Setup of run 1:
==> flow/design.v (excerpt) <==
module FPA_final (
input clk,
input rst,
input [31 : 0] in1,
input [31 : 0] in2,
output [31 : 0] OUT
);
Size: about 2,400 cells after synthesis, ~98 I/O pins.
Settings: LEC_CHECK=0, CAP_MARGIN=20, CORE_MARGIN=2, CORE_UTILIZATION=59, SLEW_MARGIN=20; clock period 11.2 ns.
run.sh (not shown) runs the stock make flow with config.mk's settings and CLKGATE_MAP_FILE=.
Flow for run 1 halted at global routing, error code GRT-0232.
The inputs of run 2 differ from those of run 1 as listed below.
- swapping 59 for 45 in CORE_UTILIZATION
- putting SETUP_SLACK_MARGIN at -0.41 where nothing was set
- swapping 11.2 for 11.1 in the clock period (ns, I/O delays scaled along)
## What came out
Status run 2: flow complete, layout not clean - negative setup slack. As the logs show, run 1 stopped at global routing after a tool error, so it never reached the end of the flow. Compared with run 1, run 2 shows a cell area after placement that is about 1.7% higher. Sort run 2 and run 1 by number of standard-cell rows in the floorplan asc -> top: run 1. Note that the horizontal die dimension recorded for run 1 amounts to 0.876 times the value seen in run 2. Compared with run 1, in run 2 chip area estimate from yosys synthesis did not really move; die size moved up; initial cell density of the core fell by 14 points; placed wire-length estimate rose by about 11%; vertical die size went up 24 um.
> inputs changed (run 2 -> run 3)
- HOLD_SLACK_MARGIN: unset -> -0.09
- SETUP_SLACK_MARGIN: -0.41 -> unset
- CORE_UTILIZATION: 45 -> 64
- the clock period (ns, I/O delays scaled along): 11.1 -> 14.4
Notes after the runs:
Run 3 did not finish: a tool error stopped it during global routing.
Share of the synthesized netlist area taken by xor and xnor gates came out exactly the same in run 2 and run 3.
Run 2 -> run 3: die area decreased by more than a quarter
Worst-case setup slack after placement: run 3 better than run 2
> inputs changed (run 3 -> run 4)
- CORE_UTILIZATION now 70, was 64
- HOLD_SLACK_MARGIN no longer set, was -0.09
- CTS_CLUSTER_SIZE now 30, previously not set
- the clock period (ns, I/O delays scaled along) now 12.4, was 14.4
==> comparison <==
Run 4 never completed; the flow aborted with a tool error in detailed placement. Run 3 and run 4 ended up with roughly the same total nets after synthesis. Run 4 and run 3 ended up with roughly the same area fraction in compound gates. Comparing run 4 and run 3, area enclosed by the die boundary is higher on run 3. Run 3 -> run 4: number of I/O pins delta 0, exact match. In run 4 relative to run 3, placement row count had gone down by a few percent. Going from run 3 to run 4, the core area was found to have gone down by 2300 um2.

Starting RTL as in the previous note.
export LEC_CHECK = 0
export CAP_MARGIN = 20
export CORE_MARGIN = 2
export CORE_UTILIZATION = 58
export CTS_CLUSTER_SIZE = 46
export MAX_ROUTING_LAYER = met5
export SETUP_SLACK_MARGIN = 2.23
export SLEW_MARGIN = 20
create_clock -name core_clock -period 14.9 [get_ports {clk}]
The baseline completed and failed the layout checks on setup timing.
Edit:
Settings changed: CORE_UTILIZATION 58 to 59, CTS_CLUSTER_SIZE 46 to not set, MAX_ROUTING_LAYER met5 to not set, SETUP_SLACK_MARGIN 2.23 to not set.
Clock period 14.9 ns to 11.1 ns, I/O delays scaled along.
After rerunning: The changed run stopped in 5_1_grt, error GRT-0232. Area after synthesis stays the same. Die size shrinks by about 1.7%. Synthesized cell count is unchanged.
Edit:
Settings changed: CORE_MARGIN 2 to 9, CORE_UTILIZATION 59 to 40, GPL_TIMING_DRIVEN set to 0.
Clock period 11.1 ns to 22.0 ns, I/O delays scaled along.
Now the flow finished with timing, DRC and antenna clean.
Synthesized area stays the same.
Die area is higher by about 70%.
Synthesized cell count is unchanged.
Edit:
Settings changed: CORE_MARGIN 9 to 2, GPL_TIMING_DRIVEN 0 to not set.
Clock period 22.0 ns to 20.0 ns, I/O delays scaled along.
Effect: Die size came out lower by roughly a tenth; clock power came out higher by a little under a tenth; final area came out lower slightly; global-route usage came out higher by 0.91 points; flip-flop count is unchanged; area after synthesis stays the same; core utilization came out lower by 1.2 points.

== run a ==
FPA_final again, from the RTL that the note above started with.
==> flow/config.mk <==
export PLATFORM = sky130hd
export DESIGN_NAME = FPA_final
export DESIGN_NICKNAME = FPA_final
export VERILOG_FILES = /design/flow/design.v
export SDC_FILE = /design/flow/constraint.sdc
export NUM_CORES = 4
export LEC_CHECK = 0
export CAP_MARGIN = 20
export CORE_MARGIN = 2
export CORE_UTILIZATION = 67
export CTS_CLUSTER_DIAMETER = 30
export CTS_CLUSTER_SIZE = 46
export MAX_ROUTING_LAYER = met5
export SETUP_SLACK_MARGIN = -1.02
export SLEW_MARGIN = 20
==> flow/constraint.sdc <==
create_clock -name core_clock -period 14.9 [get_ports {clk}]
set_input_delay 2.9800 -clock core_clock [delete_from_list [all_inputs] [get_ports {clk}]]
set_output_delay 2.9800 -clock core_clock [all_outputs]
set_load 0.01 [all_outputs]
global routing (5_1_grt): run a exited with error
The following lists how run b was set up differently from run a:
# run a
export LEC_CHECK = 0
export CAP_MARGIN = 20
export CORE_MARGIN = 2
export CORE_UTILIZATION = 67
export CTS_CLUSTER_DIAMETER = 30
export CTS_CLUSTER_SIZE = 46
export MAX_ROUTING_LAYER = met5
export SETUP_SLACK_MARGIN = -1.02
export SLEW_MARGIN = 20
create_clock -name core_clock -period 14.9 [get_ports {clk}]
# run b
export LEC_CHECK = 0
export CAP_MARGIN = 20
export CORE_MARGIN = 2
export CORE_UTILIZATION = 58
export SLEW_MARGIN = 20
create_clock -name core_clock -period 11.6 [get_ports {clk}]
### Flow results
Tool error GRT-0232 stopped run b during global routing (5_1_grt); no final results. Per the comparison of run b with run a, synthesized flop and latch total was more or less identical, instance count after placement with tap cells included increased by about 9% relative to the old numbers, estimated wirelength of the detail-placed design shows an increase of about 5.4%. Measured against each other, run a and run b differ in placer's final routability congestion estimate, the higher figure coming from run b.

FPA_final again, from the RTL that the note above started with.
export LEC_CHECK = 0
export ABC_AREA = 1
export CAP_MARGIN = 20
export CORE_ASPECT_RATIO = 0.5
export CORE_MARGIN = 2
export CORE_UTILIZATION = 61
export CTS_CLUSTER_DIAMETER = 348
export CTS_CLUSTER_SIZE = 99
export SETUP_SLACK_MARGIN = -0.28
export SLEW_MARGIN = 20
export TNS_END_PERCENT = 20
create_clock -name core_clock -period 22.0 [get_ports {clk}]
Then changed:
- ABC_AREA: 1 -> default
- CAP_MARGIN: 20 -> 40
- CELL_PAD_IN_SITES_GLOBAL_PLACEMENT: default -> 1
- CORE_UTILIZATION: 61 -> 42
- CTS_CLUSTER_DIAMETER: 348 -> 254
- CTS_CLUSTER_SIZE: 99 -> 98
- PLACE_DENSITY: default -> 0.41
- SETUP_SLACK_MARGIN: -0.28 -> default
- TNS_END_PERCENT: 20 -> 5
Outcome: Wire length rose by about 26%; register-to-register slack degrades by 0.45 ns; clock skew hardly moves; sequential share of layout area fell by 0.59 points; first-iteration DRC count fell by 14%; sequential power rose by about 2%; hold slack degrades by 0.040 ns; worst setup slack degrades by 0.45 ns; power fell by 22%; synthesized cell count fell by 16%.
Then changed:
- CAP_MARGIN: 40 -> 20
- CELL_PAD_IN_SITES_GLOBAL_PLACEMENT: 1 -> default
- CORE_ASPECT_RATIO: 0.5 -> default
- CORE_MARGIN: 2 -> 9
- CORE_UTILIZATION: 42 -> 50
- CTS_CLUSTER_DIAMETER: 254 -> default
- CTS_CLUSTER_SIZE: 98 -> default
- GPL_TIMING_DRIVEN: default -> 0
- MAX_ROUTING_LAYER: default -> met4
- MIN_ROUTING_LAYER: default -> met2
- PLACE_DENSITY: 0.41 -> default
- PLACE_DENSITY_LB_ADDON: default -> 0.25
- TNS_END_PERCENT: 5 -> default
After rerunning: Now the flow stopped in 5_1_grt. Synthesized area is unchanged. Die area falls by 2.7%. Synthesized cell count stays the same.
Then changed:
- CORE_MARGIN: 9 -> 2
- CORE_UTILIZATION: 50 -> 61
- CTS_CLUSTER_DIAMETER: default -> 348
- CTS_CLUSTER_SIZE: default -> 99
- GPL_TIMING_DRIVEN: 0 -> default
- MAX_ROUTING_LAYER: met4 -> default
- MIN_ROUTING_LAYER: met2 -> default
- PLACE_DENSITY_LB_ADDON: 0.25 -> default
- SETUP_SLACK_MARGIN: default -> -0.28
- TNS_END_PERCENT: default -> 20
This time the run passed the timing, design-rule and antenna checks.
Die area is lower by 29%.
Synthesized cell count does not change.
Area after synthesis stays the same.
Then changed:
- CORE_UTILIZATION: 61 -> 59
- CTS_CLUSTER_DIAMETER: 348 -> default
- CTS_CLUSTER_SIZE: 99 -> default
- SETUP_SLACK_MARGIN: -0.28 -> default
- TNS_END_PERCENT: 20 -> default
- clock period: 22.0 -> 20.0 ns (I/O delays scaled with it)
=> The new run finished clean; count of clock-buffer cells in the layout does not change; routed wire length increases by 3.7%; global-route usage increases by 0.84 points; clock skew hardly moves; non-clock buffer count increases by 7; first-iteration DRC count decreases by 6.1%.

Setup of run A:
FPA_final again, from the RTL that the note above started with.
==> flow/config.mk <==
export PLATFORM = sky130hd
export DESIGN_NAME = FPA_final
export DESIGN_NICKNAME = FPA_final
export VERILOG_FILES = /design/flow/design.v
export SDC_FILE = /design/flow/constraint.sdc
export NUM_CORES = 4
export LEC_CHECK = 0
export CAP_MARGIN = 30
export CORE_MARGIN = 2
export CORE_UTILIZATION = 47
export CTS_CLUSTER_SIZE = 46
export GPL_ROUTABILITY_DRIVEN = 0
export MAX_ROUTING_LAYER = met4
export PLACE_DENSITY_LB_ADDON = 0.28
export SETUP_SLACK_MARGIN = -2.0
export SLEW_MARGIN = 20
==> flow/constraint.sdc <==
create_clock -name core_clock -period 22.3 [get_ports {clk}]
set_input_delay 4.4600 -clock core_clock [delete_from_list [all_inputs] [get_ports {clk}]]
set_output_delay 4.4600 -clock core_clock [all_outputs]
set_load 0.01 [all_outputs]
Run A | status: complete | timing, DRC, antenna: pass
diff inputs: run A => run B
- GPL_ROUTABILITY_DRIVEN: 0 -> unset
- CAP_MARGIN: 30 -> 20
- PLACE_DENSITY_LB_ADDON: 0.28 -> unset
- SETUP_SLACK_MARGIN: -2.0 -> unset
- CORE_UTILIZATION: 47 -> 64
- CTS_CLUSTER_SIZE: 46 -> unset
- MAX_ROUTING_LAYER: met4 -> unset
- the clock period (ns, I/O delays scaled along): 22.3 -> 14.5
==> comparison <==
Between run B and run A, the floorplan utilization is lower for run A. Between run B and run A, the difference in count of hold-fix buffers inserted at cts is negligible. For run B, the flow was terminated by a tool error in 5_1_grt and produced no final design. Run A completed end to end with timing, DRC and antenna clean. As of run B, placed standard-cell area had risen by more than 10% compared to run A. Run B vs run A — detailed placement HPWL climbed by more than 10%. Looking at buffer count from post-CTS setup fixing across run B and run A, the one that comes out higher is run B. The run showing the greater chip area is run A. Between run B and run A, the difference in post-synthesis cell count from yosys is negligible. Summary of the comparison: quantity of gates resized following cts is higher in run B, relative to run A. Of run B and run A, it is run B that has the lower placeable core region.
## Diff of input files: run C against run B
- setting HOLD_SLACK_MARGIN to -0.09 for the first time
- setting TNS_END_PERCENT to 5 for the first time
- changing the clock period (ns, I/O delays scaled along) from 14.5 to 15.3
Results
- Ran to the end and failed final checks on negative setup slack: run C.
- Area of the core delta (run C -> run B): insignificant
- Going from run B to run C, number of placed cells counting well taps now smaller; number of buffers inserted to repair setup after CTS dropped 29; total placed instance area saw a decrease; area of the synthesized netlist per yosys stat closely matched the old numbers.
- Compared with run B, in run C area share of xor/xnor cells in the synthesized design held; H-tree depth reported by CTS held; number of instances in the synthesized netlist held; number of gates resized after CTS went down 72; final estimated routing congestion in global placement went up 3.9%.
Edits applied to the flow inputs when going from run C to run D:
- CTS_CLUSTER_SIZE now 44, previously not set
- HOLD_SLACK_MARGIN no longer set, was -0.09
- CORE_UTILIZATION now 67, was 64
- SETUP_SLACK_MARGIN now 1.52, previously not set
- TNS_END_PERCENT no longer set, was 5
- the clock period (ns, I/O delays scaled along) now 11.6, was 15.3
==> results <==
Of run C and run D, none finishes clean. Re flip-flop and latch count after synthesis: no difference whatsoever between run C and run D. Per the comparison of run D with run C, routability congestion estimate went up by 1.0%; cell total after placement now larger; core area fell by 3.7%; post-detailed-placement cell area increased by 21% relative to the old numbers. Run D — die size 1200 µm² lower, run C as reference.
Power and IR drop assume default switching activity.
